==> build 76: inputs <==
// alu
module alu(
	output reg[16 - 1:0] 		data_out,
	output reg 						  		valid_out,
	output reg							  		cmd_out,
	input [16 - 1:0] 			data_in,
	input 							  			valid_in,
	input 							  			cmd_in,
	output reg 									 	amm_read,
	output reg[8 - 1:0] 		amm_address,
	input [8 - 1:0] 			amm_readdata,
	input 									 			amm_waitrequest,
	input[1:0] 							 			amm_response,
	input clk,
	input rst_n
	);
	localparam ST_READ_HEAD = 3'h0, ST_READ_PAYLOAD = 3'h1, ST_DECODE = 3'h2, ST_OP_CODE = 3'h3,
	           ST_ERROR = 3'h4, ST_SEND = 3'h5, ST_SEND2 = 3'h6;
	reg[7:0] date[63:0];
	reg      is_addr[63:0];
	reg[5:0] numar_val;
	reg[5:0] i;
	reg[3:0] operatie;
	reg[2:0] state;
	reg[11:0] rez;
	reg       err;
	wire[5:0] last = numar_val - 6'd1;
	wire[7:0] cur  = date[i];
	reg[11:0] rez_next;
	reg       op_err;
	always @(*) begin
		rez_next = rez;
		op_err   = 1'b0;
		case(operatie)
			4'd0: rez_next = rez + {4'h0, cur};
			4'd1: rez_next = (i == 6'd0) ? {4'h0, cur} : (rez & {4'h0, cur});
			4'd2: rez_next = rez | {4'h0, cur};
			4'd3: rez_next = rez ^ {4'h0, cur};
			4'd4: if(numar_val == 6'd1) rez_next = {4'h0, ~cur}; else op_err = 1'b1;
			4'd5: if(numar_val == 6'd1) rez_next = {4'h0, cur} + 12'd1; else op_err = 1'b1;
			4'd6: if(numar_val == 6'd1) rez_next = {4'h0, cur} - 12'd1; else op_err = 1'b1;
			4'd7: if(numar_val == 6'd1) rez_next = {4'h0, 8'd0 - cur}; else op_err = 1'b1;
			4'd8: if(numar_val == 6'd2) rez_next = {4'h0, date[0] >> date[1]}; else op_err = 1'b1;
			4'd9: if(numar_val == 6'd2) rez_next = {4'h0, date[0] << date[1]}; else op_err = 1'b1;
			default: op_err = 1'b1;
		endcase
	end
	always @(posedge clk) begin
		if(!rst_n) begin
			state     <= ST_READ_HEAD;
			valid_out <= 1'b0;
			cmd_out   <= 1'b0;
			data_out  <= 0;
			amm_read  <= 1'b0;
			amm_address <= 0;
			i         <= 0;
			numar_val <= 0;
			operatie  <= 0;
			rez       <= 0;
			err       <= 1'b0;
		end
		else begin
			case(state)
				ST_READ_HEAD: begin
  ...
make LEC_CHECK=0 CAP_MARGIN=20 CORE_MARGIN=2 CORE_UTILIZATION=72 CTS_CLUSTER_DIAMETER=399 CTS_CLUSTER_SIZE=100 SLEW_MARGIN=20 finish   # period 3.08 ns
run.sh (not shown) runs the stock make flow with config.mk's settings and CLKGATE_MAP_FILE=.
==> build 28: changes against build 76 <==
--- a/flow/config.mk
+++ b/flow/config.mk
@@ -8,6 +8,5 @@
 export CAP_MARGIN = 20
 export CORE_MARGIN = 2
 export CORE_UTILIZATION = 72
-export CTS_CLUSTER_DIAMETER = 399
-export CTS_CLUSTER_SIZE = 100
+export CTS_CLUSTER_SIZE = 37
 export SLEW_MARGIN = 20
==> flow/constraint.sdc (replaced) <==
create_clock -name core_clock -period 4.01 [get_ports {clk}]
set_input_delay 0.8020 -clock core_clock [delete_from_list [all_inputs] [get_ports {clk}]]
set_output_delay 0.8020 -clock core_clock [all_outputs]
set_load 0.01 [all_outputs]
==> qor summary <==
| quantity | build 76 | build 28 |
|---|---|---|
| Level count of the clock H-tree | 1 | 2 |
| Post-cts repair resize count | 142 | 38 |
| TritonCTS buffer count | 10 | 59 |
| Post-Place Setup Slack | -1050 ps | -195 ps |
| Clock sink total | 641 | 641 |
| Gpl congestion | 0.963 | 0.927 |
| Post-placement cell area | 30600 sq um | 29700 sq um |
| DIE HEIGHT | 200 um | 200 um |
| Post-CTS setup repair buffer count | 30 | 3 |
| Inst Count DP | 2426 | 2321 |
| Detailed placement HPWL | 54.8 mm | 47.6 mm |
| Count of synthesis-stage warnings from yosys | 1 | 1 |
| Avg Cell Area, Syn | 16.2 sq um | 16.2 sq um |
| Std cell rows | 71 | 71 |
| Buffer type at the clock tree root | sky130_fd_sc_hd__clkbuf_16 | sky130_fd_sc_hd__clkbuf_16 |
| Flip-flop and latch count after synthesis | 641 | 641 |
| Status | stopped before the end | failed layout checks |
| Failing step | 5_1_grt | - |
| Reasons for failing layout checks | - | setup timing |
| Number of buffers on the longest clock path | 3 | 3 |
| Die Area | 40100 sq um | 40100 sq um |

---

==> branch onyx <==
alu again, from the RTL that the note above started with.
Settings: LEC_CHECK=0, CAP_MARGIN=15, CORE_MARGIN=2, CORE_UTILIZATION=70, CTS_CLUSTER_DIAMETER=28, SETUP_SLACK_MARGIN=0.9, SLEW_MARGIN=20; clock period 3.42 ns.
==> branch indigo (differences from branch onyx) <==
==> flow/config.mk (replaced) <==
export PLATFORM = sky130hd
export DESIGN_NAME = alu
export DESIGN_NICKNAME = alu
export VERILOG_FILES = /design/flow/design.v
export SDC_FILE = /design/flow/constraint.sdc
export NUM_CORES = 4
export LEC_CHECK = 0
export CAP_MARGIN = 20
export CELL_PAD_IN_SITES_DETAIL_PLACEMENT = 0
export CORE_ASPECT_RATIO = 1.01
export CORE_MARGIN = 7
export CORE_UTILIZATION = 53
export CTS_CLUSTER_SIZE = 47
export GPL_ROUTABILITY_DRIVEN = 0
export MAX_ROUTING_LAYER = met5
export SLEW_MARGIN = 0
export TNS_END_PERCENT = 35
==> flow/constraint.sdc (replaced) <==
create_clock -name core_clock -period 5.0 [get_ports {clk}]
set_input_delay 1.0000 -clock core_clock [delete_from_list [all_inputs] [get_ports {clk}]]
set_output_delay 1.0000 -clock core_clock [all_outputs]
set_load 0.01 [all_outputs]
==> branch umber (differences from branch onyx) <==
==> flow/config.mk (replaced) <==
export PLATFORM = sky130hd
export DESIGN_NAME = alu
export DESIGN_NICKNAME = alu
export VERILOG_FILES = /design/flow/design.v
export SDC_FILE = /design/flow/constraint.sdc
export NUM_CORES = 4
export LEC_CHECK = 0
export CAP_MARGIN = 20
export CORE_MARGIN = 9
export CORE_UTILIZATION = 28
export CTS_CLUSTER_DIAMETER = 306
export GPL_TIMING_DRIVEN = 1
export MAX_ROUTING_LAYER = met4
export SETUP_SLACK_MARGIN = 0.62
export SLEW_MARGIN = 25
==> flow/constraint.sdc (replaced) <==
create_clock -name core_clock -period 4.99 [get_ports {clk}]
set_input_delay 0.9980 -clock core_clock [delete_from_list [all_inputs] [get_ports {clk}]]
set_output_delay 0.9980 -clock core_clock [all_outputs]
set_load 0.01 [all_outputs]
==> branch amber (differences from branch onyx) <==
--- a/flow/config.mk
+++ b/flow/config.mk
@@ -7,7 +7,9 @@
 export LEC_CHECK = 0
-export CAP_MARGIN = 15
+export CAP_MARGIN = 20
 export CORE_MARGIN = 2
 export CORE_UTILIZATION = 70
-export CTS_CLUSTER_DIAMETER = 28
-export SETUP_SLACK_MARGIN = 0.9
+export CTS_CLUSTER_DIAMETER = 360
+export CTS_CLUSTER_SIZE = 42
+export PLACE_DENSITY_LB_ADDON = 0.0
+export SETUP_SLACK_MARGIN = 0.57
 export SLEW_MARGIN = 20
==> flow/constraint.sdc (replaced) <==
create_clock -name core_clock -period 2.01 [get_ports {clk}]
set_input_delay 0.4020 -clock core_clock [delete_from_list [all_inputs] [get_ports {clk}]]
set_output_delay 0.4020 -clock core_clock [all_outputs]
set_load 0.01 [all_outputs]
==> results <==
                                                                            branch indigo      branch umber                     branch onyx              branch amber
Status                                                   no timing/DRC/antenna violations  no timing/DRC/antenna violations          stopped before the end    stopped before the end
Stage where the flow stopped                                                            -                 -  clock tree synthesis (4_1_cts)  global routing (5_1_grt)
Fraction of area in registers                                                      58.68%            56.54%                               -                         -
Final Instance Area                                                             31710 um2         32910 um2                               -                         -
Invs w/o clock                                                                         41                41                               -                         -
LEAKAGE                                                                          10.03 nW          10.24 nW                               -                         -
Post-CTS setup buffers                                                                  0                 4                               -                        22
Post-route insts no fill                                                             2573              3202                               -                         -
Minimum hold slack                                                               504.9 ps          498.4 ps                               -                         -
Path depth of the worst reg2reg path                                                   19                12                               -                         -
Power share of the clock group                                                      44.7%             44.2%                               -                         -
Final count of negative-setup-slack endpoints                                           0                 0                               -                         -
DRC violations left                                                                     0                 0                               -                         -
Hold/Removal Path Class                                                           reg2reg           reg2reg                               -                         -
Layout-stage area growth over the synthesis result                                 14.48%            18.81%                               -                         -
Top Layer Used                                                                       met5              met4                               -                         -
Dominant power group                                                     sequential cells  sequential cells                               -                         -
Clock slew at the register clock pins of the worst setup and hold paths             60 ps             60 ps                               -                         -
Fill count                                                                           3779              9257                               -                         -

---

==> run a <==
==> flow/design.v <==
module alu(
	output reg[16 - 1:0] 		data_out,
	output reg 						  		valid_out,
	output reg							  		cmd_out,
	input [16 - 1:0] 			data_in,
	input 							  			valid_in,
	input 							  			cmd_in,
	output reg 									 	amm_read,
	output reg[8 - 1:0] 		amm_address,
	input [8 - 1:0] 			amm_readdata,
	input 									 			amm_waitrequest,
	input[1:0] 							 			amm_response,
	input clk,
	input rst_n
	);
	localparam ST_READ_HEAD = 3'h0, ST_READ_PAYLOAD = 3'h1, ST_DECODE = 3'h2, ST_OP_CODE = 3'h3,
	           ST_ERROR = 3'h4, ST_SEND = 3'h5, ST_SEND2 = 3'h6;
	reg[7:0] date[63:0];
	reg      is_addr[63:0];
	reg[5:0] numar_val;
	reg[5:0] i;
	reg[3:0] operatie;
	reg[2:0] state;
	reg[11:0] rez;
	reg       err;
	wire[5:0] last = numar_val - 6'd1;
	wire[7:0] cur  = date[i];
	reg[11:0] rez_next;
	reg       op_err;
	always @(*) begin
		rez_next = rez;
		op_err   = 1'b0;
		case(operatie)
			4'd0: rez_next = rez + {4'h0, cur};
			4'd1: rez_next = (i == 6'd0) ? {4'h0, cur} : (rez & {4'h0, cur});
			4'd2: rez_next = rez | {4'h0, cur};
			4'd3: rez_next = rez ^ {4'h0, cur};
			4'd4: if(numar_val == 6'd1) rez_next = {4'h0, ~cur}; else op_err = 1'b1;
			4'd5: if(numar_val == 6'd1) rez_next = {4'h0, cur} + 12'd1; else op_err = 1'b1;
			4'd6: if(numar_val == 6'd1) rez_next = {4'h0, cur} - 12'd1; else op_err = 1'b1;
			4'd7: if(numar_val == 6'd1) rez_next = {4'h0, 8'd0 - cur}; else op_err = 1'b1;
			4'd8: if(numar_val == 6'd2) rez_next = {4'h0, date[0] >> date[1]}; else op_err = 1'b1;
			4'd9: if(numar_val == 6'd2) rez_next = {4'h0, date[0] << date[1]}; else op_err = 1'b1;
			default: op_err = 1'b1;
		endcase
	end
	always @(posedge clk) begin
		if(!rst_n) begin
			state     <= ST_READ_HEAD;
			valid_out <= 1'b0;
			cmd_out   <= 1'b0;
			data_out  <= 0;
			amm_read  <= 1'b0;
			amm_address <= 0;
			i         <= 0;
			numar_val <= 0;
			operatie  <= 0;
			rez       <= 0;
			err       <= 1'b0;
		end
		else begin
			case(state)
				ST_READ_HEAD: begin
					valid_out <= 1'b0;
					cmd_out   <= 1'b0;
					i         <= 0;
					err       <= 1'b0;
					if(valid_in && cmd_in) begin
						numar_val <= data_in[5:0];
						operatie  <= data_in[11:8];
						if(data_in[5:0] == 6'd0)
							state <= ST_ERROR;
						else
							state <= ST_READ_PAYLOAD;
					end
				end
				ST_READ_PAYLOAD: begin
					if(valid_in) begin
						date[i]    <= data_in[7:0];
						is_addr[i] <= data_in[8];
						i <= i + 6'd1;
						if(i == last) begin
							i     <= 0;
							state <= ST_DECODE;
						end
					end
				end
				ST_DECODE: begin  
					if(is_addr[i]) begin
						if(!amm_read) begin
							amm_read    <= 1'b1;
							amm_address <= cur;
						end
						else if(!amm_waitrequest) begin
							amm_read <= 1'b0;
							if(amm_response != 2'b00)
								state <= ST_ERROR;
							else begin
								date[i]    <= amm_readdata;
								is_addr[i] <= 1'b0;
								i <= i + 6'd1;
								if(i == last) begin
									i     <= 0;
									rez   <= 0;
									state <= ST_OP_CODE;
								end
							end
						end
					end
					else begin
						i <= i + 6'd1;
						if(i == last) begin
							i     <= 0;
							rez   <= 0;
							state <= ST_OP_CODE;
						end
					end
				end
				ST_OP_CODE: begin  
					rez <= rez_next;
					i   <= i + 6'd1;
					if(op_err)
						state <= ST_ERROR;
					else if(i == last)
						state <= ST_SEND;
				end
				ST_ERROR: begin
					rez   <= 12'hbad;
					err   <= 1'b1;
					state <= ST_SEND;
				end
				ST_SEND: begin
					data_out  <= {11'h0, err, operatie};
					valid_out <= 1'b1;
					cmd_out   <= 1'b1;
					state     <= ST_SEND2;
				end
				ST_SEND2: begin
					data_out <= {4'h0, rez};
					cmd_out  <= 1'b0;
					state    <= ST_READ_HEAD;
				end
				default: state <= ST_READ_HEAD;
			endcase
		end
	end
endmodule
==> flow/run.sh <==
#!/bin/bash
# the make line also repeats each setting of config.mk as NAME=value (left out here)
make -C /OpenROAD-flow-scripts/flow DESIGN_CONFIG=/design/flow/config.mk WORK_HOME=/design/flow/orfs CLKGATE_MAP_FILE= finish
==> flow/config.mk <==
export PLATFORM = sky130hd
export DESIGN_NAME = alu
export DESIGN_NICKNAME = alu
export VERILOG_FILES = /design/flow/design.v
export SDC_FILE = /design/flow/constraint.sdc
export NUM_CORES = 4
export LEC_CHECK = 0
export CAP_MARGIN = 20
export CELL_PAD_IN_SITES_DETAIL_PLACEMENT = 1
export CORE_MARGIN = 2
export CORE_UTILIZATION = 40
export CTS_CLUSTER_SIZE = 47
export SLEW_MARGIN = 40
==> flow/constraint.sdc <==
create_clock -name core_clock -period 5.0 [get_ports {clk}]
set_input_delay 1.0000 -clock core_clock [delete_from_list [all_inputs] [get_ports {clk}]]
set_output_delay 1.0000 -clock core_clock [all_outputs]
set_load 0.01 [all_outputs]
==> run b: changes against run a <==
==> flow/config.mk (replaced) <==
export PLATFORM = sky130hd
export DESIGN_NAME = alu
export DESIGN_NICKNAME = alu
export VERILOG_FILES = /design/flow/design.v
export SDC_FILE = /design/flow/constraint.sdc
export NUM_CORES = 4
export LEC_CHECK = 0
export CAP_MARGIN = 40
export CORE_MARGIN = 9
export CORE_UTILIZATION = 72
export CTS_CLUSTER_DIAMETER = 363
export GPL_TIMING_DRIVEN = 1
export HOLD_SLACK_MARGIN = 0.3
export MAX_ROUTING_LAYER = met4
export PLACE_DENSITY = 0.64
export SETUP_SLACK_MARGIN = -0.32
export SLEW_MARGIN = 25
==> flow/constraint.sdc (replaced) <==
create_clock -name core_clock -period 4.17 [get_ports {clk}]
set_input_delay 0.8340 -clock core_clock [delete_from_list [all_inputs] [get_ports {clk}]]
set_output_delay 0.8340 -clock core_clock [all_outputs]
set_load 0.01 [all_outputs]
==> run c: changes against run a <==
==> flow/config.mk (replaced) <==
export PLATFORM = sky130hd
export DESIGN_NAME = alu
export DESIGN_NICKNAME = alu
export VERILOG_FILES = /design/flow/design.v
export SDC_FILE = /design/flow/constraint.sdc
export NUM_CORES = 4
export LEC_CHECK = 0
export CAP_MARGIN = 0
export CORE_MARGIN = 2
export CORE_UTILIZATION = 72
export CTS_CLUSTER_DIAMETER = 360
export CTS_CLUSTER_SIZE = 42
export SETUP_SLACK_MARGIN = -0.14
export SLEW_MARGIN = 20
==> flow/constraint.sdc (replaced) <==
create_clock -name core_clock -period 2.01 [get_ports {clk}]
set_input_delay 0.4020 -clock core_clock [delete_from_list [all_inputs] [get_ports {clk}]]
set_output_delay 0.4020 -clock core_clock [all_outputs]
set_load 0.01 [all_outputs]
==> flow report <==
FINISH
-----------------------------------------------------------------------------
Number of signal-net buffers in the layout .....................          235
Inverter tally of the final layout excluding the clock network .           41
Nets ...........................................................         1965

GLOBAL ROUTING
-----------------------------------------------------------------------------
Routing usage on met3 ..........................................        3.89%

RUN STATUS
-----------------------------------------------------------------------------
Status .........................................................  no timing/DRC/antenna violations

# the run above: run a

==> flow report <==
YOSYS
-----------------------------------------------------------------
Asr flop ratio synth ...............................           0%
Cell area after synthesis ..........................    27700 um2
Post-synthesis cell count from yosys ...............         1709
Synthesized area divided by synthesized cell count .     16.2 um2
Post-synthesis chip area from yosys ................    27700 um2

RUN STATUS
-----------------------------------------------------------------
Tool error ......................................... [ERROR GRT-0232] Routing congestion too high. Check the congestion heatmap in the GUI.
Halt point of the flow ............................. global routing
Status ............................................. did not finish

PLACEMENT
-----------------------------------------------------------------
Estimated wirelength of the detail-placed design ...     56100 um

CLOCK NETWORK
-----------------------------------------------------------------
Post-CTS setup buffer count ........................           64

GLOBAL ROUTING
-----------------------------------------------------------------
Routing usage on met3 ..............................        56.6%

# the run above: run c

==> flow report <==
RUN STATUS
---------------------------------------------------------
Status ..................................... finished with violations
Fail Reasons ............................... negative setup slack

TIMING
---------------------------------------------------------
Final setup fails ..........................         1001
Final worst-path setup slack ...............      -403 ps

FINISH
---------------------------------------------------------
Number of signal-net buffers in the layout .          292

GLOBAL ROUTING
---------------------------------------------------------
Routing usage on met3 ......................        13.1%

# the run above: run b

Power is estimated from default activity; no workload was simulated.
